==> 09-05: inputs <==
==> flow/design.v (excerpt) <==
module CPUSystem(Clock, Reset, T, Mem_Address, Mem_WData, Mem_RData, Mem_Read, Mem_Write);
    input wire Clock;
    input wire Reset;
    output wire [7:0] T;
    output wire [15:0] Mem_Address;
    output wire [7:0] Mem_WData;
    input wire [7:0] Mem_RData;
    output wire Mem_Read;
    output wire Mem_Write;
    reg [2:0] RF_OutASel, RF_OutBSel, RF_FunSel;
    reg [3:0] RF_RegSel, RF_ScrSel;
    reg [4:0] ALU_FunSel;
    reg ALU_WF;
    reg [1:0] ARF_OutCSel, ARF_OutDSel;
    reg [2:0] ARF_FunSel, ARF_RegSel;
    reg IR_LH, IR_Write;
    reg Mem_WR, Mem_CS;
    reg [1:0] MuxASel, MuxBSel;
    reg MuxCSel;
    reg [5:0] D;
    reg [1:0] RSEL;
    reg S;
    reg [2:0] DSTREG, SREG1, SREG2;
    reg [7:0] _T;
    reg [7:0] T_n;
    reg [2:0] q_RF_OutASel, q_RF_OutBSel, q_RF_FunSel;
    reg [3:0] q_RF_RegSel, q_RF_ScrSel;
    reg [4:0] q_ALU_FunSel;
    reg q_ALU_WF;
    reg [1:0] q_ARF_OutCSel, q_ARF_OutDSel;
    reg [2:0] q_ARF_FunSel, q_ARF_RegSel;
    reg q_IR_LH, q_IR_Write;
    reg q_Mem_WR, q_Mem_CS;
    reg [1:0] q_MuxASel, q_MuxBSel;
    reg q_MuxCSel;
    reg [5:0] q_D;
    reg [1:0] q_RSEL;
    reg q_S;
    reg [2:0] q_DSTREG, q_SREG1, q_SREG2;
    reg [7:0] q_T;
    reg [7:0] q_Tout;
    wire [15:0] IRNext;
    wire [3:0] FlagsNext;
    ArithmeticLogicUnitSystem _ALUSystem(.RF_OutASel(q_RF_OutASel), .RF_OutBSel(q_RF_OutBSel), .RF_FunSel(q_RF_FunSel),
        .RF_RegSel(q_RF_RegSel), .RF_ScrSel(q_RF_ScrSel), .ALU_FunSel(q_ALU_FunSel), .ALU_WF(q_ALU_WF), .ARF_OutCSel(q_ARF_OutCSel),
        .ARF_OutDSel(q_ARF_OutDSel), .ARF_FunSel(q_ARF_FunSel), .ARF_RegSel(q_ARF_RegSel), .IR_LH(q_IR_LH), .IR_Write(q_IR_Write),
        .Mem_WR(q_Mem_WR), .Mem_CS(q_Mem_CS), .MuxASel(q_MuxASel), .MuxBSel(q_MuxBSel), .MuxCSel(q_MuxCSel), .Clock(Clock),
        .Reset(Reset), .MemData(Mem_RData), .Address(Mem_Address), .MuxCOut(Mem_WData), .IRNext(IRNext), .FlagsNext(FlagsNext)
    );
    assign T = q_Tout;
  ...
==> flow/config.mk <==
export PLATFORM = sky130hd
export DESIGN_NAME = CPUSystem
export DESIGN_NICKNAME = CPUSystem
export VERILOG_FILES = /design/flow/design.v
export SDC_FILE = /design/flow/constraint.sdc
export NUM_CORES = 4
export LEC_CHECK = 0
export ABC_AREA = 1
export CAP_MARGIN = 40
export CELL_PAD_IN_SITES_DETAIL_PLACEMENT = 1
export CORE_ASPECT_RATIO = 0.89
export CORE_MARGIN = 2
export CORE_UTILIZATION = 41
export CTS_CLUSTER_DIAMETER = 92
export CTS_CLUSTER_SIZE = 20
export HOLD_SLACK_MARGIN = 0.03
export MAX_ROUTING_LAYER = met4
export MIN_ROUTING_LAYER = met1
export PLACE_DENSITY_LB_ADDON = 0.09
export SLEW_MARGIN = 25
==> flow/constraint.sdc <==
create_clock -name core_clock -period 14.2 [get_ports {Clock}]
set_input_delay 2.8400 -clock core_clock [delete_from_list [all_inputs] [get_ports {Clock}]]
set_output_delay 2.8400 -clock core_clock [all_outputs]
set_load 0.01 [all_outputs]
run.sh (not shown) runs the stock make flow with config.mk's settings and CLKGATE_MAP_FILE=.
==> inputs of 04-20, as changes to 09-05 <==
- ABC_AREA: 1 -> not set
- CAP_MARGIN: 40 -> 20
- CELL_PAD_IN_SITES_DETAIL_PLACEMENT: 1 -> not set
- CORE_ASPECT_RATIO: 0.89 -> not set
- CORE_UTILIZATION: 41 -> 72
- CTS_CLUSTER_DIAMETER: 92 -> not set
- CTS_CLUSTER_SIZE: 20 -> not set
- HOLD_SLACK_MARGIN: 0.03 -> not set
- MAX_ROUTING_LAYER: met4 -> not set
- MIN_ROUTING_LAYER: met1 -> not set
- PLACE_DENSITY_LB_ADDON: 0.09 -> not set
- SLEW_MARGIN: 25 -> 20
==> flow/constraint.sdc (replaced) <==
create_clock -name core_clock -period 6.17 [get_ports {Clock}]
set_input_delay 1.2340 -clock core_clock [delete_from_list [all_inputs] [get_ports {Clock}]]
set_output_delay 1.2340 -clock core_clock [all_outputs]
set_load 0.01 [all_outputs]
==> results.md <==
| Stage | Parameter | This run |
|:---|:---|:---|
| floorplan | Width of the chip | 188 um |
| global routing | Global-route wire length before repair | 150000 um |
| outcome | Outcome | failed layout checks |
| floorplan | Die area | 35200 um^2 |
| sta | Hold WS | 0.472 ns |
| sta | Number of endpoints failing setup at the final stage | 3 |
| sta | Setup slack of the critical path after layout | -0.121 ns |
| outcome | Reasons for failing layout checks | setup timing |
[end of results for 04-20]
==> results.md <==
| Stage | Parameter | This run |
|:---|:---|:---|
| clocking | Root buffer cell | sky130_fd_sc_hd__clkbuf_16 |
| route | Met3 layer wire length in the routed design | 9620 um |
| clocking | Number of cells upsized or downsized after cts | 0 |
| floorplan | Die area | 60900 um^2 |
| global routing | Global-route wire length before repair | 177000 um |
| outcome | Outcome | finished clean |
| placement | Number of instances in the placed design | 4961 |
| sta | Number of endpoints failing setup at the final stage | 0 |
[end of results for 09-05]

========
==> run E <==
CPUSystem again, from the RTL that the note above started with.
Settings: LEC_CHECK=0, CAP_MARGIN=20, CELL_PAD_IN_SITES_DETAIL_PLACEMENT=1, CELL_PAD_IN_SITES_GLOBAL_PLACEMENT=3, CORE_ASPECT_RATIO=1.42, CORE_MARGIN=10, CORE_UTILIZATION=56, CTS_CLUSTER_DIAMETER=68, GPL_TIMING_DRIVEN=1, PLACE_DENSITY_LB_ADDON=0.03, SETUP_SLACK_MARGIN=1.62, SLEW_MARGIN=20; clock period 6.54 ns.
==> run Z: changes against run E <==
- CELL_PAD_IN_SITES_DETAIL_PLACEMENT: 1 -> not set
- CELL_PAD_IN_SITES_GLOBAL_PLACEMENT: 3 -> not set
- CORE_ASPECT_RATIO: 1.42 -> not set
- CORE_MARGIN: 10 -> 2
- CORE_UTILIZATION: 56 -> 66
- CTS_CLUSTER_DIAMETER: 68 -> not set
- GPL_TIMING_DRIVEN: 1 -> not set
- PLACE_DENSITY_LB_ADDON: 0.03 -> not set
- SETUP_SLACK_MARGIN: 1.62 -> 2.61
==> flow/constraint.sdc (replaced) <==
create_clock -name core_clock -period 9.71 [get_ports {Clock}]
set_input_delay 1.9420 -clock core_clock [delete_from_list [all_inputs] [get_ports {Clock}]]
set_output_delay 1.9420 -clock core_clock [all_outputs]
set_load 0.01 [all_outputs]
==> summary of the runs <==
Run E died in 3_1_place_gp_skip_io (FLW-0024). Run Z produced a clean layout. Between run Z and run E, the lower die area is in run Z (gap about 27%, measured against run E). Synthesized cell count is the same in run Z and run E. In area after synthesis, run Z and run E do not differ.

========
==> inputs of run H <==
CPUSystem again, from the RTL that the note above started with.
Settings: LEC_CHECK=0, CAP_MARGIN=40, CELL_PAD_IN_SITES_DETAIL_PLACEMENT=2, CELL_PAD_IN_SITES_GLOBAL_PLACEMENT=1, CORE_MARGIN=7, CORE_UTILIZATION=40, CTS_CLUSTER_DIAMETER=280, GPL_ROUTABILITY_DRIVEN=0, GPL_TIMING_DRIVEN=1, MAX_ROUTING_LAYER=met4, SLEW_MARGIN=0; clock period 8.81 ns.
==> run D: changes against run H <==
Settings changed: CAP_MARGIN 40 to 20, CELL_PAD_IN_SITES_DETAIL_PLACEMENT 2 to not set, CELL_PAD_IN_SITES_GLOBAL_PLACEMENT 1 to not set, CORE_MARGIN 7 to 2, CTS_CLUSTER_DIAMETER 280 to not set, GPL_ROUTABILITY_DRIVEN 0 to not set, GPL_TIMING_DRIVEN 1 to not set, MAX_ROUTING_LAYER met4 to not set, SLEW_MARGIN 0 to 20.
==> flow/constraint.sdc (replaced) <==
create_clock -name core_clock -period 9.2 [get_ports {Clock}]
set_input_delay 1.8400 -clock core_clock [delete_from_list [all_inputs] [get_ports {Clock}]]
set_output_delay 1.8400 -clock core_clock [all_outputs]
set_load 0.01 [all_outputs]
==> run G: changes against run H <==
Settings changed: CAP_MARGIN 40 to 20, CELL_PAD_IN_SITES_DETAIL_PLACEMENT 2 to not set, CELL_PAD_IN_SITES_GLOBAL_PLACEMENT 1 to not set, CORE_MARGIN 7 to 2, CORE_UTILIZATION 40 to 72, CTS_CLUSTER_DIAMETER 280 to 47, CTS_CLUSTER_SIZE set to 31, GPL_ROUTABILITY_DRIVEN 0 to not set, GPL_TIMING_DRIVEN 1 to not set, MAX_ROUTING_LAYER met4 to not set, PLACE_DENSITY set to 0.64, SETUP_SLACK_MARGIN set to 2.67, SLEW_MARGIN 0 to 20.
==> flow/constraint.sdc (replaced) <==
create_clock -name core_clock -period 14.4 [get_ports {Clock}]
set_input_delay 2.8800 -clock core_clock [delete_from_list [all_inputs] [get_ports {Clock}]]
set_output_delay 2.8800 -clock core_clock [all_outputs]
set_load 0.01 [all_outputs]
==> comparison <==
Synthesized cell count is the same in run G and run H. Total power: run G < run D < run H. Cell area: run H > run D > run G. Cell count: run G < run D < run H. Against run H, the first-iteration DRC count of run D is larger by about 50%.

========
==> 04-14: inputs <==
Starting RTL as in the previous note.
clock: 11.7 ns
lec_check: 0
cap_margin: 30
cell_pad_in_sites_global_placement: 2
core_margin: 4
core_utilization: 40
cts_cluster_diameter: 280
slew_margin: 40
==> 01-17: changes against 04-14 <==
==> flow/config.mk (replaced) <==
export PLATFORM = sky130hd
export DESIGN_NAME = CPUSystem
export DESIGN_NICKNAME = CPUSystem
export VERILOG_FILES = /design/flow/design.v
export SDC_FILE = /design/flow/constraint.sdc
export NUM_CORES = 4
export LEC_CHECK = 0
export ABC_AREA = 1
export CAP_MARGIN = 20
export CORE_MARGIN = 2
export CORE_UTILIZATION = 72
export CTS_CLUSTER_DIAMETER = 46
export CTS_CLUSTER_SIZE = 31
export PLACE_DENSITY = 0.35
export SETUP_SLACK_MARGIN = -0.72
export SLEW_MARGIN = 20
==> flow/constraint.sdc (replaced) <==
create_clock -name core_clock -period 10.6 [get_ports {Clock}]
set_input_delay 2.1200 -clock core_clock [delete_from_list [all_inputs] [get_ports {Clock}]]
set_output_delay 2.1200 -clock core_clock [all_outputs]
set_load 0.01 [all_outputs]
==> qor summary <==
item                                               04-14       01-17
Run status                      timing/DRC/antenna clean  timing/DRC/antenna clean
Cell depth of the worst setup path                    17          22
First-iteration detailed-routing DRC count          2996        5869
Summed standard-cell area reported by yosys   0.0243 mm2  0.0242 mm2
Total met3 wirelength after detailed routing     7680 um    15600 um
Simple-gate area share of the yosys netlist        0.272       0.372
Number of nets at the end of the flow               3439        4296
Top-area cell share                                0.196       0.196
Skew final                                     0.0342 ns   0.0384 ns
Layout fillers                                      6287        2761
Crit Path Max Fanout                                  34          17
Clock buffer cells                                    51          41
GR Util All Layers                                 0.324       0.527
Routing usage on met1                              0.436       0.668
Power is estimated from default activity; no workload was simulated.
